==> branch nickel: inputs <==
==> flow/design.v <==
module vedic_2x2 (
    input  [1:0] a,
    input  [1:0] b,
    output [3:0] product
);
    wire [3:0] partial;
    wire c1, c2;
    assign partial[0] = a[0] & b[0];
    assign partial[1] = a[1] & b[0];
    assign partial[2] = a[0] & b[1];
    assign partial[3] = a[1] & b[1];
    assign product[0] = partial[0];
    assign {c1, product[1]} = partial[1] + partial[2];
    assign {c2, product[2]} = partial[3] + c1;
    assign product[3] = c2;
endmodule
module vedic_mult #(
    parameter WIDTH = 8
)(
    input  [WIDTH-1:0] a,
    input  [WIDTH-1:0] b,
    output [2*WIDTH-1:0] product
);
    generate
        if (WIDTH == 2) begin : base_case
            vedic_2x2 v2x2 (
                .a(a),
                .b(b),
                .product(product)
            );
        end else begin : recursive_case
            localparam HALF_WIDTH = WIDTH / 2;
            wire [WIDTH-1:0] q0, q1, q2, q3;
            wire [2*WIDTH-1:0] aligned_q0, aligned_q1, aligned_q2, aligned_q3;
            wire [2*WIDTH-1:0] temp1, temp2;
            vedic_mult #(HALF_WIDTH) m0 (
                .a(a[HALF_WIDTH-1:0]),
                .b(b[HALF_WIDTH-1:0]),
                .product(q0)
            );
            vedic_mult #(HALF_WIDTH) m1 (
                .a(a[WIDTH-1:HALF_WIDTH]),
                .b(b[HALF_WIDTH-1:0]),
                .product(q1)
            );
            vedic_mult #(HALF_WIDTH) m2 (
                .a(a[HALF_WIDTH-1:0]),
                .b(b[WIDTH-1:HALF_WIDTH]),
                .product(q2)
            );
            vedic_mult #(HALF_WIDTH) m3 (
                .a(a[WIDTH-1:HALF_WIDTH]),
                .b(b[WIDTH-1:HALF_WIDTH]),
                .product(q3)
            );
            assign aligned_q0 = {{WIDTH{1'b0}}, q0};
            assign aligned_q1 = {{HALF_WIDTH{1'b0}}, q1, {HALF_WIDTH{1'b0}}};
            assign aligned_q2 = {{HALF_WIDTH{1'b0}}, q2, {HALF_WIDTH{1'b0}}};
            assign aligned_q3 = {q3, {WIDTH{1'b0}}};
            assign temp1 = aligned_q0 + aligned_q1;
            assign temp2 = temp1 + aligned_q2;
            assign product = temp2 + aligned_q3;
        end
    endgenerate
endmodule
module sigmoid_activation #(
    parameter WIDTH = 16,
    parameter FRAC_BITS = 11
)(
    input  signed [WIDTH-1:0] x,
    output [WIDTH-1:0] y
);
    localparam signed [WIDTH-1:0] NEG_THRESHOLD = -(4 << FRAC_BITS);
    localparam signed [WIDTH-1:0] POS_THRESHOLD = (4 << FRAC_BITS);
    localparam [WIDTH-1:0] ZERO_VAL = {WIDTH{1'b0}};
    localparam [WIDTH-1:0] HALF_VAL = (1 << (WIDTH-1));
    localparam [WIDTH-1:0] ONE_VAL  = {WIDTH{1'b1}};
    reg [WIDTH-1:0] y_reg;
    always @(*) begin
        if ($signed(x) < NEG_THRESHOLD)
            y_reg = ZERO_VAL;
        else if ($signed(x) > POS_THRESHOLD)
            y_reg = ONE_VAL;
        else
            y_reg = HALF_VAL + {{3{x[WIDTH-1]}}, x[WIDTH-1:3]};
    end
    assign y = y_reg;
endmodule
module mac_unit #(
    parameter DATA_WIDTH = 8,
    parameter ACCUM_WIDTH = 32,
    parameter OUTPUT_WIDTH = 16,
    parameter USE_SQRT_CSLA = 1,
    parameter ENABLE_ACTIVATION = 1,
    parameter FRAC_BITS = 11
)(
    input  clk,
    input  rst_n,
    input  enable,
    input  clear_acc,
    input  [DATA_WIDTH-1:0] input_data,
    input  [DATA_WIDTH-1:0] weight,
    output [OUTPUT_WIDTH-1:0] mac_out,
    output [OUTPUT_WIDTH-1:0] activated_out,
    output valid,
    output overflow
);
    localparam MULT_WIDTH = 2 * DATA_WIDTH;
    wire [MULT_WIDTH-1:0] mult_result;
    reg [ACCUM_WIDTH-1:0] accumulator;
    reg [ACCUM_WIDTH-1:0] next_acc;
    wire [ACCUM_WIDTH:0] acc_sum;
    reg overflow_reg;
    reg valid_reg;
    vedic_mult #(
        .WIDTH(DATA_WIDTH)
    ) multiplier (
        .a(input_data),
        .b(weight),
        .product(mult_result)
    );
    assign acc_sum = {1'b0, accumulator} + {{(ACCUM_WIDTH-MULT_WIDTH+1){1'b0}}, mult_result};
    always @(*) begin
        if (enable) begin
            if (clear_acc) begin
                next_acc = {{(ACCUM_WIDTH-MULT_WIDTH){1'b0}}, mult_result};
            end else begin
                next_acc = acc_sum[ACCUM_WIDTH-1:0];
            end
        end else if (clear_acc) begin
            next_acc = {ACCUM_WIDTH{1'b0}};
        end else begin
            next_acc = accumulator;
        end
    end
    always @(posedge clk or negedge rst_n) begin
        if (!rst_n)
            accumulator <= {ACCUM_WIDTH{1'b0}};
        else
            accumulator <= next_acc;
    end
    always @(posedge clk or negedge rst_n) begin
        if (!rst_n)
            overflow_reg <= 1'b0;
        else if (clear_acc)
            overflow_reg <= 1'b0;
        else if (enable && acc_sum[ACCUM_WIDTH])
            overflow_reg <= 1'b1;
    end
    assign overflow = overflow_reg;
    assign mac_out = accumulator[OUTPUT_WIDTH-1:0];
    generate
        if (ENABLE_ACTIVATION) begin : gen_activation
            sigmoid_activation #(
                .WIDTH(OUTPUT_WIDTH),
                .FRAC_BITS(FRAC_BITS)
            ) activation (
                .x(mac_out),
                .y(activated_out)
            );
        end else begin : no_activation
            assign activated_out = mac_out;
        end
    endgenerate
    always @(posedge clk or negedge rst_n) begin
        if (!rst_n)
            valid_reg <= 1'b0;
        else
            valid_reg <= enable;
    end
    assign valid = valid_reg;
endmodule
module mac_array #(
    parameter NUM_CHANNELS = 4,
    parameter DATA_WIDTH = 8,
    parameter ACCUM_WIDTH = 32,
    parameter OUTPUT_WIDTH = 16
)(
    input  clk,
    input  rst_n,
    input  [NUM_CHANNELS-1:0] enable,
    input  [NUM_CHANNELS-1:0] clear_acc,
    input  [DATA_WIDTH*NUM_CHANNELS-1:0] input_data,
    input  [DATA_WIDTH*NUM_CHANNELS-1:0] weight,
    output [OUTPUT_WIDTH*NUM_CHANNELS-1:0] mac_out,
    output [OUTPUT_WIDTH*NUM_CHANNELS-1:0] activated_out,
    output [NUM_CHANNELS-1:0] valid,
    output [NUM_CHANNELS-1:0] overflow
);
    genvar i;
    generate
        for (i = 0; i < NUM_CHANNELS; i = i + 1) begin : mac_channels
            mac_unit #(
                .DATA_WIDTH(DATA_WIDTH),
                .ACCUM_WIDTH(ACCUM_WIDTH),
                .OUTPUT_WIDTH(OUTPUT_WIDTH)
            ) mac_inst (
                .clk(clk),
                .rst_n(rst_n),
                .enable(enable[i]),
                .clear_acc(clear_acc[i]),
                .input_data(input_data[DATA_WIDTH*(i+1)-1:DATA_WIDTH*i]),
                .weight(weight[DATA_WIDTH*(i+1)-1:DATA_WIDTH*i]),
                .mac_out(mac_out[OUTPUT_WIDTH*(i+1)-1:OUTPUT_WIDTH*i]),
                .activated_out(activated_out[OUTPUT_WIDTH*(i+1)-1:OUTPUT_WIDTH*i]),
                .valid(valid[i]),
                .overflow(overflow[i])
            );
        end
    endgenerate
endmodule
==> flow/run.sh <==
#!/bin/bash
# the make line also repeats each setting of config.mk as NAME=value (left out here)
make -C /OpenROAD-flow-scripts/flow DESIGN_CONFIG=/design/flow/config.mk WORK_HOME=/design/flow/orfs CLKGATE_MAP_FILE= finish
==> flow/config.mk <==
export PLATFORM = sky130hd
export DESIGN_NAME = mac_array
export DESIGN_NICKNAME = mac_array
export VERILOG_FILES = /design/flow/design.v
export SDC_FILE = /design/flow/constraint.sdc
export NUM_CORES = 4
export LEC_CHECK = 0
export CAP_MARGIN = 20
export CORE_MARGIN = 2
export CORE_UTILIZATION = 40
export SLEW_MARGIN = 20
==> flow/constraint.sdc <==
create_clock -name core_clock -period 8.31 [get_ports {clk}]
set_input_delay 1.6620 -clock core_clock [delete_from_list [all_inputs] [get_ports {clk}]]
set_output_delay 1.6620 -clock core_clock [all_outputs]
set_load 0.01 [all_outputs]
==> branch sierra (differences from branch nickel) <==
Settings changed: CORE_UTILIZATION 40 to 67, SETUP_SLACK_MARGIN set to 1.49, TNS_END_PERCENT set to 5.
==> flow/constraint.sdc (replaced) <==
create_clock -name core_clock -period 5.59 [get_ports {clk}]
set_input_delay 1.1180 -clock core_clock [delete_from_list [all_inputs] [get_ports {clk}]]
set_output_delay 1.1180 -clock core_clock [all_outputs]
set_load 0.01 [all_outputs]
==> branch delta (differences from branch nickel) <==
Settings changed: CORE_UTILIZATION 40 to 72, CTS_CLUSTER_SIZE set to 38, PLACE_DENSITY set to 0.67, TNS_END_PERCENT set to 5.
==> flow/constraint.sdc (replaced) <==
create_clock -name core_clock -period 7.55 [get_ports {clk}]
set_input_delay 1.5100 -clock core_clock [delete_from_list [all_inputs] [get_ports {clk}]]
set_output_delay 1.5100 -clock core_clock [all_outputs]
set_load 0.01 [all_outputs]
==> branch zinc (differences from branch nickel) <==
Settings changed: CORE_UTILIZATION 40 to 14.
==> flow/constraint.sdc (replaced) <==
create_clock -name core_clock -period 9.93 [get_ports {clk}]
set_input_delay 1.9860 -clock core_clock [delete_from_list [all_inputs] [get_ports {clk}]]
set_output_delay 1.9860 -clock core_clock [all_outputs]
set_load 0.01 [all_outputs]
==> notes <==
- Branch zinc went through all stages and came out clean. Branch nickel produced a clean layout. Branch delta aborted during global routing (5_1_grt). Branch sierra finished with negative setup slack left.
- Total power: branch sierra > branch nickel > branch zinc.
- In branch sierra the critical path depth is higher than in branch zinc, by 1.
- Of branch sierra and branch zinc, branch sierra has the higher cell area (gap 13%, measured against branch zinc).
- The lowest hold slack belongs to branch nickel, the highest to branch zinc.
- Sequential power, highest first: branch sierra, branch nickel, branch zinc.

---

==> 02-05: inputs <==
RTL: the design.v shown in full above, as it stands there.
clock: 5.59 ns
lec_check: 0
cap_margin: 20
core_margin: 2
core_utilization: 66
cts_cluster_size: 45
slew_margin: 20
tns_end_percent: 5
run.sh (not shown) runs the stock make flow with config.mk's settings and CLKGATE_MAP_FILE=.
==> 12-14: changes against 02-05 <==
Settings changed: CORE_UTILIZATION 66 to 58, CTS_CLUSTER_SIZE 45 to 56, SETUP_SLACK_MARGIN set to 1.65.
==> 10-25: changes against 02-05 <==
Settings changed: CORE_UTILIZATION 66 to 40, CTS_CLUSTER_SIZE 45 to unset, GPL_TIMING_DRIVEN set to 0, TNS_END_PERCENT 5 to 65.
==> flow/constraint.sdc (replaced) <==
create_clock -name core_clock -period 8.5 [get_ports {clk}]
set_input_delay 1.7000 -clock core_clock [delete_from_list [all_inputs] [get_ports {clk}]]
set_output_delay 1.7000 -clock core_clock [all_outputs]
set_load 0.01 [all_outputs]
==> 10-26: changes against 02-05 <==
Settings changed: CORE_ASPECT_RATIO set to 1.76, CORE_UTILIZATION 66 to 44, CTS_CLUSTER_DIAMETER set to 242, CTS_CLUSTER_SIZE 45 to 98, SETUP_SLACK_MARGIN set to -0.8, TNS_END_PERCENT 5 to unset.
==> flow/constraint.sdc (replaced) <==
create_clock -name core_clock -period 8.5 [get_ports {clk}]
set_input_delay 1.7000 -clock core_clock [delete_from_list [all_inputs] [get_ports {clk}]]
set_output_delay 1.7000 -clock core_clock [all_outputs]
set_load 0.01 [all_outputs]
==> comparison <==
- The lowest core utilization belongs to 10-25, the highest to 02-05.
- The lowest via count belongs to 10-25, the highest to 02-05.
- In synthesized area, 02-05 and 10-26 do not differ.
- Sequential cell count is the same in 02-05 and 10-26.
- In 02-05 the clock skew is higher than in 12-14, by 0.0025 ns.
- 12-14 finished but fails on negative setup slack. 10-25 went through all stages and came out clean. 02-05 reached the layout checks and failed them: negative setup slack. 10-26 finished but failed the layout checks on negative setup slack.
- Design area: 10-25 < 10-26 < 02-05 < 12-14.
- Worst setup slack: 02-05 is worse than 10-26 (2.0 ns).
- First-iteration DRC count, highest first: 02-05, 12-14, 10-25, 10-26.
Power and IR drop assume default switching activity.
